== run 1 ==
## Lorenz3D
module Lorenz3D(
    clk,
    rst,
    seed_x,
    seed_y,
    seed_z,
    pinX,
    pinY,
    pinZ,
	serial_data,
    x,
    y,
    z
    );
clock: 22.7 ns
lec_check: 0
cap_margin: 20
core_margin: 2
core_utilization: 40
slew_margin: 20
run.sh (not shown) runs the stock make flow with config.mk's settings and CLKGATE_MAP_FILE=.
The inputs of run 2 differ from those of run 1 as listed below.
Settings: changing CORE_UTILIZATION from 40 to 70; setting MAX_ROUTING_LAYER to met4 for the first time; changing the clock period (ns, I/O delays scaled along) from 22.7 to 9.5.
- The clock skew number comes out lower for run 2 vs run 1.
- Run 1 has completed all stages; timing, DRC and antenna checks passed.
- Every stage of run 2 finished as expected; the final checks, on the other hand, flagged setup timing, which means the layout fails.
- met1 layer usage reported by global route on run 2 is up relative to run 1.
- Number of antenna violations at the first check in global routing: run 2 > run 1
- Diff run 1 -> run 2: routed wire length shows an increase of about 11%; time the worst path needs with I/O delays and setup shows a reduction of 2.54 ns.
- Setup WNS run 1 -> run 2: worse
- Global-route usage (lower): run 1
### run 2 -> run 3
Settings: a change of CORE_UTILIZATION from 70 to 71; an added SETUP_SLACK_MARGIN of 1.27; an added CTS_CLUSTER_SIZE of 14; a change of the clock period (ns, I/O delays scaled along) from 9.5 to 10.9.
### Flow results
Nothing crashed in run 3 and all stages finished; the problem is that the final layout failed, the offending checks being capacitance limit, slew limit, setup timing. No crash in run 2: every stage finished, but the layout fails its final checks due to setup timing. Sequential share of layout area of run 3 is on par with run 2. Compared with run 2, run 3 shows number of clock buffer instances in the layout higher by about 15%. The maximum clock frequency of run 3 is lower than that of run 2. Run 3 against run 2: post-cts sizing count now sits lower; minimum clock period after layout now sits higher; final hold slack now sits lower; via-per-instance ratio now sits higher; die area now sits lower. When run 3 is measured against run 2, its slack of the critical path turns out 1.20 ns higher.

========
Setup of run A:
Lorenz3D again, from the RTL that the note above started with.
## Lorenz3D
module Lorenz3D(
    clk,
    rst,
    seed_x,
    seed_y,
    seed_z,
    pinX,
    pinY,
    pinZ,
	serial_data,
    x,
    y,
    z
    );
Settings: LEC_CHECK=0, CAP_MARGIN=40, CORE_MARGIN=2, CORE_UTILIZATION=72, CTS_CLUSTER_SIZE=25, HOLD_SLACK_MARGIN=0.3, MAX_ROUTING_LAYER=met4, PLACE_DENSITY=0.91, SETUP_SLACK_MARGIN=0.07, SLEW_MARGIN=10, TNS_END_PERCENT=60; clock period 11.1 ns.
The flow for run A finished, though final verification flagged negative setup slack.
The following lists how run B was set up differently from run A:
- CORE_ASPECT_RATIO: unset -> 0.84
- SETUP_SLACK_MARGIN: 0.07 -> 1.47
- PLACE_DENSITY: 0.91 -> unset
- MAX_ROUTING_LAYER: met4 -> met5
--- outcome ---
- The final report for run A shows a completed flow and a layout that fails verification, specifically negative setup slack.
- Complete run, failing final checks: run B, reason negative setup slack.
- Run A → run B: post-synthesis to final-layout area growth now sits higher, final worst-path cycle share now sits higher, detailed placement HPWL now sits higher, routed wire length now sits higher.
- Run comparison: run A top metal layer carrying routed signals met4; run B top metal layer carrying routed signals met5
Here is what was changed in the inputs of run C compared with run B.
- CORE_ASPECT_RATIO: 0.84 -> unset
- CAP_MARGIN: 40 -> 20
- SETUP_SLACK_MARGIN: 1.47 -> unset
- TNS_END_PERCENT: 60 -> unset
- CTS_CLUSTER_SIZE: 25 -> 21
- HOLD_SLACK_MARGIN: 0.3 -> unset
- MAX_ROUTING_LAYER: met5 -> met4
- SLEW_MARGIN: 10 -> 20
- the clock period (ns, I/O delays scaled along): 11.1 -> 11.2
Notes after the runs:
- Of the runs run C and run B, none of them finished clean.
- From the logs: run B reached the end of the flow and failed the layout checks with negative setup slack.
- The flow completed for run C, but it is not clean: the layout still shows negative setup slack.
- Diff run C..run B | core area | negligible
- From run B to run C the numbers moved as follows: final cell count went down, number of global-route vias before repair went down.
- Of run C and run B, the higher global-route usage over all layers belongs to run B.
- Delta (run C minus run B): utilization fell by 3.4 points; area added between synthesis and finish decreased by 4.8 points relative to the old numbers; critical path data arrival time has decreased.
What run D does differently from run C at the input level:
- removing MAX_ROUTING_LAYER (formerly met4)
- removing CTS_CLUSTER_SIZE (formerly 21)
- changing CORE_UTILIZATION from 72 to 40
- changing the clock period (ns, I/O delays scaled along) from 11.2 to 14.1
Results
Having completed the whole flow, run D delivered a layout that passed the timing, design-rule and antenna checks. Taking run C as the reference, in run D number of cells on the worst reg-to-reg path went up about 4.5%; post-route core utilization dropped 37 points; non-clock buffer count shows a reduction of 417; total length of routed wires has remained practically unchanged; cell area down 3.2%.

========
Lorenz3D again, from the RTL that the note above started with.
==> flow/config.mk <==
export PLATFORM = sky130hd
export DESIGN_NAME = Lorenz3D
export DESIGN_NICKNAME = Lorenz3D
export VERILOG_FILES = /design/flow/design.v
export SDC_FILE = /design/flow/constraint.sdc
export NUM_CORES = 4
export LEC_CHECK = 0
export CAP_MARGIN = 20
export CORE_MARGIN = 2
export CORE_UTILIZATION = 58
export SLEW_MARGIN = 20
==> flow/constraint.sdc <==
create_clock -name core_clock -period 13.2 [get_ports {clk}]
set_input_delay 2.6400 -clock core_clock [delete_from_list [all_inputs] [get_ports {clk}]]
set_output_delay 2.6400 -clock core_clock [all_outputs]
set_load 0.01 [all_outputs]
Next try:
Settings changed: CORE_UTILIZATION 58 to 70, CTS_CLUSTER_SIZE from default to 14, MAX_ROUTING_LAYER from default to met4, SETUP_SLACK_MARGIN from default to 3.75.
Clock period 13.2 ns to 14.0 ns, I/O delays scaled along.
Effect: Worst hold slack gains 37 ps. Sequential share of layout area falls by 0.36 points. Design area rises by a few percent. First-iteration DRC count rises by about a fifth. Sequential cell count is unchanged. Area after synthesis stays the same.
Next try:
Settings changed: CORE_UTILIZATION 70 to 25, CTS_CLUSTER_SIZE 14 to default, MAX_ROUTING_LAYER met4 to default, SETUP_SLACK_MARGIN 3.75 to default.
Clock period 14.0 ns to 14.1 ns, I/O delays scaled along.
What happened: The new run completed without violations; worst hold slack loses 17 ps; first-iteration DRC count goes down by 36%; final area decreases by about 1.6%; clock skew rises by 4.9 ps; utilization went down by 52 points; wire length grows by about 1.4%.
Next try:
Settings changed: CORE_UTILIZATION 25 to 72, CTS_CLUSTER_DIAMETER from default to 41, CTS_CLUSTER_SIZE from default to 39, PLACE_DENSITY from default to 0.73, SETUP_SLACK_MARGIN from default to 3.28.
Clock period 14.1 ns to 13.2 ns, I/O delays scaled along.
Effect: Worst hold slack gains 12 ps; via count goes up by a little under a tenth; global-route usage goes up by 30 points; routed wire length goes down slightly; die size goes down by well over a third; setup slack gains 510 ps; final area goes up by a few percent.
